## Datapath
module Datapath(input clk,
					input reset,
					output [31:0] imem_addr,
					input [31:0] imem_rdata,
					output [31:0] dmem_addr,
					output [31:0] dmem_wdata,
					output dmem_we,
					input [31:0] dmem_rdata,
					output wb_valid,
					output [4:0] wb_rd,
					output [31:0] wb_data);
reg [31:0] WB;
wire PCSelect, RegWEn, ImmSel, BrUn, BEQ, BLT, BSel, ASel, WBSel, MemRW;
wire [3:0] ALUOP;
wire [31:0] longImm, IWord, data1Val, data2Val, result, PCVal, DmemOut;
reg [31:0] alu1, alu2;
reg [12:0] imm;
reg [4:0] rs1, rs2, rd;
assign IWord = imem_rdata;
assign imem_addr = PCVal;
RegFile regs(IWord[19:15], IWord[24:20], IWord[11:7], WB, data1Val, data2Val, clk, reset, 1'b1 , RegWEn);
BCompare compare(data1Val, data2Val, BrUn, BEQ, BLT);
ControlUnit cu(IWord, PCSelect, RegWEn, ImmSel, BrUn, BEQ, BLT, BSel, ASel, ALUOP, WBSel, MemRW);
PC pc(PCSelect, WB, clk, reset, PCVal);
ImmExtend longBoi(imm, longImm);
ALU alu(alu1, alu2, ALUOP, result);
assign dmem_addr = result;
assign dmem_wdata = data2Val;
assign dmem_we = MemRW & ~reset;
assign DmemOut = dmem_rdata;
assign wb_valid = RegWEn & (rd != 5'd0) & ~reset;
assign wb_rd = rd;
assign wb_data = WB;
	always@(*) begin
		if(ASel) begin
			alu1 = PCVal;
		end
		else begin
			alu1 = data1Val;
		end
		if(BSel) begin
			alu2 = longImm;
		end
		else begin
			alu2 = data2Val;
		end
		if(WBSel) begin
			WB = result;
		end
		else begin
			WB = DmemOut;
		end
		if(IWord[6:0] == 7'b1100011)begin  
			imm = {IWord[31], IWord[7], IWord[30:25], IWord[11:8], 1'b0};
		end
		else if(IWord[6:0] == 7'b0100011)begin  
  ...
Size: about 6100 cells after synthesis, about 1100 flip-flops.
Settings: LEC_CHECK=0, CAP_MARGIN=20, CORE_MARGIN=2, CORE_UTILIZATION=57, PLACE_DENSITY=0.6, SETUP_SLACK_MARGIN=2.02, SLEW_MARGIN=20, TNS_END_PERCENT=15; clock period 7.78 ns.
run.sh (not shown) runs the stock make flow with config.mk's settings and CLKGATE_MAP_FILE=.
The baseline produced a layout that fails on setup timing.
Then changed:
Settings changed: ABC_AREA set to 1, CORE_UTILIZATION 57 to 72, CTS_CLUSTER_SIZE set to 10, PLACE_DENSITY 0.6 to 0.39, SETUP_SLACK_MARGIN 2.02 to 1.3, TNS_END_PERCENT 15 to not set.
Clock period 7.78 ns to 5.91 ns, I/O delays scaled along.
=>
- This time the run never finished: it broke off in 5_1_grt, error GRT-0116
- die area decreases by about a fifth
- area after synthesis grows by a few percent
- synthesized cell count came out higher by well over a third
Then changed:
Settings changed: ABC_AREA 1 to not set, CORE_UTILIZATION 72 to 60, CTS_CLUSTER_SIZE 10 to not set, PLACE_DENSITY 0.39 to not set, SETUP_SLACK_MARGIN 1.3 to -0.76.
Clock period 5.91 ns to 7.65 ns, I/O delays scaled along.
The new run did not get past 5_1_grt with GRT-0232.
Die size goes up by about 17%.
Synthesized cell count came out lower by 33%.
Area after synthesis fell by about 2.1%.
Then changed:
Settings changed: ABC_AREA set to 0, CORE_ASPECT_RATIO set to 0.84, CORE_UTILIZATION 60 to 72, CTS_CLUSTER_DIAMETER set to 51, CTS_CLUSTER_SIZE set to 76, GPL_TIMING_DRIVEN set to 1, HOLD_SLACK_MARGIN set to -0.08, MAX_ROUTING_LAYER set to met4, PLACE_DENSITY set to 0.66, SETUP_SLACK_MARGIN -0.76 to -0.95, TNS_END_PERCENT set to 35.
Clock period 7.65 ns to 6.37 ns, I/O delays scaled along.
Effect: The new run did not get past 5_1_grt with GRT-0116; area after synthesis does not change; die area is lower by 16%; synthesized cell count does not change.

Datapath again, from the RTL that the note above started with.
clock: 13.0 ns
lec_check: 0
cap_margin: 40
cell_pad_in_sites_global_placement: 3
core_aspect_ratio: 0.88
core_margin: 2
core_utilization: 40
gpl_timing_driven: 0
min_routing_layer: met1
place_density_lb_addon: 0.14
setup_slack_margin: 2.43
slew_margin: 20
Next try:
Settings changed: CAP_MARGIN 40 to 20, CELL_PAD_IN_SITES_GLOBAL_PLACEMENT 3 to unset, CORE_ASPECT_RATIO 0.88 to unset, GPL_TIMING_DRIVEN 0 to unset, MIN_ROUTING_LAYER met1 to unset, PLACE_DENSITY set to 0.6, PLACE_DENSITY_LB_ADDON 0.14 to unset, SETUP_SLACK_MARGIN 2.43 to unset.
Clock period 13.0 ns to 13.8 ns, I/O delays scaled along.
After rerunning: The changed run went through all stages and came out clean. Clock-buffer cell count shrinks by 11. Die size barely changes. Routed wire length shrinks by 26%. Total power shrinks by 19%. Global-route usage shrinks by 13 points. Clock skew grows by 0.041 ns. Flip-flop count does not change. Sequential power shrinks by 5.9%. Sequential share of layout area grows by 5.7 points. Core utilization shrinks by 7.2 points. Design area shrinks by 14%.
Next try:
Settings changed: CORE_UTILIZATION 40 to 55, MAX_ROUTING_LAYER set to met4, SETUP_SLACK_MARGIN set to 1.93, TNS_END_PERCENT set to 35.
Clock period 13.8 ns to 7.86 ns, I/O delays scaled along.
- The new run ran to the end with violations: setup timing
- routed wire length came out higher by 18%
- total power rose by 100%
- via count rises by 23%
Next try:
Settings changed: CORE_UTILIZATION 55 to 60, CTS_CLUSTER_SIZE set to 57, MAX_ROUTING_LAYER met4 to unset, SETUP_SLACK_MARGIN 1.93 to unset.
Clock period 7.86 ns to 7.65 ns, I/O delays scaled along.
Effect: This time the run aborted during 5_1_grt with ODB-0269; synthesized area does not change; die size drops by 8.2%; synthesized cell count stays the same.
Next try:
Settings changed: CORE_UTILIZATION 60 to 40, CTS_CLUSTER_SIZE 57 to unset, TNS_END_PERCENT 35 to unset.
Clock period 7.65 ns to 14.0 ns, I/O delays scaled along.
With this change the flow completed without violations.
Area after synthesis does not change.
Die size increases by 49%.
Synthesized cell count does not change.
No activity file was given, so power comes from the tool's default toggle rates.
